==> inputs of run a <==
==> flow/design.v <==
module ALU(
    clk,
    rst_n,
    valid,
    ready,
    mode,
    in_A,
    in_B,
    out
);
    input         clk, rst_n;
    input         valid;
    input  [1:0]  mode;  
    output        ready;
    input  [31:0] in_A, in_B;
    output [63:0] out;
    parameter IDLE = 3'd0;
    parameter MUL  = 3'd1;
    parameter DIV  = 3'd2;
    parameter AND  = 3'd3;
    parameter AVG  = 3'd4;
    parameter OUT  = 3'd5;
    reg  [ 2:0] state, state_nxt;
    reg  [ 4:0] counter, counter_nxt;
    reg  [64:0] shreg, shreg_nxt;  
    reg  [31:0] alu_in, alu_in_nxt;
    reg  [32:0] alu_out;
    reg         ready_;
    assign ready = ready_;
    assign out = shreg[63:0];
    always @(*) begin
        case(state)
            IDLE: begin
                if (valid) 
                    case (mode)
                        0 : state_nxt = MUL;
                        1 : state_nxt = DIV;
                        2 : state_nxt = AND;
                        3 : state_nxt = AVG;
                    endcase
                else state_nxt = IDLE;
            end
            MUL : state_nxt = (counter != 31) ? MUL : OUT;
            DIV : state_nxt = (counter != 31) ? DIV : OUT;
            AND : state_nxt = OUT;
            AVG : state_nxt = OUT;
            OUT : state_nxt = IDLE;
            default : state_nxt = IDLE;
        endcase
    end
    always @(*) begin
        if ((state == MUL) || (state == DIV)) counter_nxt = counter + 1; 
        else                                  counter_nxt = 0;
    end
    always @(*) begin
        case(state)
            IDLE: begin
                if (valid) alu_in_nxt = in_B;
                else       alu_in_nxt = 0;
            end
            OUT : alu_in_nxt = 0;
            default: alu_in_nxt = alu_in;
        endcase
    end
    always @(*) begin
        case (state)
            MUL : begin
                if (shreg[0]) alu_out = shreg[63:32] + alu_in;
                else          alu_out = shreg[63:32];
            end
            DIV : alu_out = shreg[64:32] - {1'b0, alu_in};
            AND : alu_out = shreg[31:0] & alu_in;
            AVG : alu_out = (shreg[31:0] + alu_in) >> 1;
            default alu_out = 0;
        endcase
    end
    always @(*) begin
        case (state)
            IDLE: begin
                if (valid) begin
                    shreg_nxt = {33'b0, in_A};
                    if (state_nxt == DIV) shreg_nxt = shreg_nxt << 1;                 
                end
                else shreg_nxt = 0;
            end
            MUL : shreg_nxt = {1'b0, alu_out, shreg[31:1]};
            DIV : begin
                if (shreg[64:32] < {1'b0, alu_in}) shreg_nxt = shreg << 1;
                else                      shreg_nxt = {alu_out[31:0], shreg[31:0], 1'b1};
                if (counter == 31) shreg_nxt = {1'b0, shreg_nxt[64:33], shreg_nxt[31:0]};
            end
            AND : shreg_nxt = {32'b0, alu_out};
            AVG : shreg_nxt = {32'b0, alu_out};
            OUT : shreg_nxt = 0;
            default : shreg_nxt = 0;
        endcase
    end
    always @(posedge clk or negedge rst_n) begin
        if (!rst_n) begin
            state   <= IDLE;
            counter <= 0;
            shreg   <= 0;
            alu_in  <= 0;
            ready_  <= 0;
        end
        else begin
            state   <= state_nxt;
            counter <= counter_nxt;
            shreg   <= shreg_nxt;
            alu_in  <= alu_in_nxt;
            ready_  <= (state_nxt == OUT) ? 1 : 0;
        end
    end
endmodule
==> flow/run.sh <==
#!/bin/bash
# the make line also repeats each setting of config.mk as NAME=value (left out here)
make -C /OpenROAD-flow-scripts/flow DESIGN_CONFIG=/design/flow/config.mk WORK_HOME=/design/flow/orfs CLKGATE_MAP_FILE= finish
==> flow/config.mk <==
export PLATFORM = sky130hd
export DESIGN_NAME = ALU
export DESIGN_NICKNAME = ALU
export VERILOG_FILES = /design/flow/design.v
export SDC_FILE = /design/flow/constraint.sdc
export NUM_CORES = 4
export LEC_CHECK = 0
export ABC_AREA = 1
export CAP_MARGIN = 30
export CORE_ASPECT_RATIO = 0.5
export CORE_MARGIN = 7
export CORE_UTILIZATION = 43
export CTS_CLUSTER_DIAMETER = 330
export CTS_CLUSTER_SIZE = 98
export GPL_TIMING_DRIVEN = 1
export MIN_ROUTING_LAYER = met1
export PLACE_DENSITY_LB_ADDON = 0.27
export SETUP_SLACK_MARGIN = -0.16
export SLEW_MARGIN = 20
export TNS_END_PERCENT = 15
==> flow/constraint.sdc <==
create_clock -name core_clock -period 5.1 [get_ports {clk}]
set_input_delay 1.0200 -clock core_clock [delete_from_list [all_inputs] [get_ports {clk}]]
set_output_delay 1.0200 -clock core_clock [all_outputs]
set_load 0.01 [all_outputs]
==> inputs of run b, as changes to run a <==
CORE_UTILIZATION = 46   (was 43)
GPL_ROUTABILITY_DRIVEN = 0   (was default)
PLACE_DENSITY = 0.35   (was default)
PLACE_DENSITY_LB_ADDON = default   (was 0.27)
SETUP_SLACK_MARGIN = 1.44   (was -0.16)
==> inputs of run c, as changes to run a <==
ABC_AREA = default   (was 1)
CELL_PAD_IN_SITES_GLOBAL_PLACEMENT = 1   (was default)
CORE_ASPECT_RATIO = default   (was 0.5)
CORE_UTILIZATION = 64   (was 43)
CTS_CLUSTER_DIAMETER = 370   (was 330)
CTS_CLUSTER_SIZE = 58   (was 98)
TNS_END_PERCENT = default   (was 15)
==> flow/constraint.sdc (replaced) <==
create_clock -name core_clock -period 2.53 [get_ports {clk}]
set_input_delay 0.5060 -clock core_clock [delete_from_list [all_inputs] [get_ports {clk}]]
set_output_delay 0.5060 -clock core_clock [all_outputs]
set_load 0.01 [all_outputs]
==> summary of the runs <==
Run c died in 3_1_place_gp_skip_io with FLW-0024. Run b ran to the end with no violations. Run a produced a clean layout. Of run c and run b, run b has the higher area after synthesis (gap about 16%, measured against run b). Of run a and run b, run a has the higher via count (gap 3.3%, measured against run b). Clock-buffer cell count: run b is lower than run a (1). Against run c, the synthesized cell count of run a is larger by about 65%. Register-to-register slack: run a is lower than run b (0.11 ns). Against run b, the hold slack of run a is lower by 0.0084 ns. Sequential share of layout area is about the same in run b and run a. Between run b and run a, the lower combinational power is in run b (gap about 2%, measured against run a). Of run b and run a, run b has the higher non-clock buffer count (gap 1). Between run b and run a, the lower setup slack is in run a (gap 0.11 ns).
==> figures <==
Run status: run b finished clean; run c aborted with a tool error; run a finished clean
Stage where the flow stopped: run b -; run c 3_1_place_gp_skip_io; run a -
Sequential power: run b 1.36 mW; run c -; run a 1.45 mW
Top routing layer in use: run b met5; run c -; run a met5
Simple logic cell fraction of the synthesized area: run b 0.405; run c 0.173; run a 0.405
Path depth of the worst reg2reg path: run b 15; run c -; run a 18
Switching power as a share of total power: run b 0.615; run c -; run a 0.623
Area share of buffers outside the clock network: run b 0.0907; run c -; run a 0.0926
Sinks on Clock Net: run b 109; run c -; run a 109
Setup skew after layout: run b 0.0179 ns; run c -; run a 0.0237 ns
Detailed Place HPWL: run b 49.5 mm; run c -; run a 54.0 mm
Total congestion overflow after global routing: run b 0; run c -; run a 0
Post-CTS Hold Buffers: run b 0; run c -; run a 0
Endpoint kind of the worst setup timing path: run b flop; run c -; run a flop
Total instance count after detailed placement: run b 2943; run c -; run a 2959
Total of clock buffers placed in the layout: run b 9; run c -; run a 10
Slowest-stage cell, CP: run b sky130_fd_sc_hd__nor2_1; run c -; run a sky130_fd_sc_hd__dfrtp_1
Via count of the first global-routing pass: run b 14800; run c -; run a 14900
Comb area share: run b 0.583; run c -; run a 0.582
Number of cell instances after yosys synthesis: run b 2530; run c 1536; run a 2530
Leading cell kind: run b logic gates; run c -; run a logic gates
Net Sw Power: run b 5.01 mW; run c -; run a 5.16 mW
Diodes inserted: run b 0; run c -; run a 1
Power figures rest on the tool's default switching activity, not on a simulated workload.
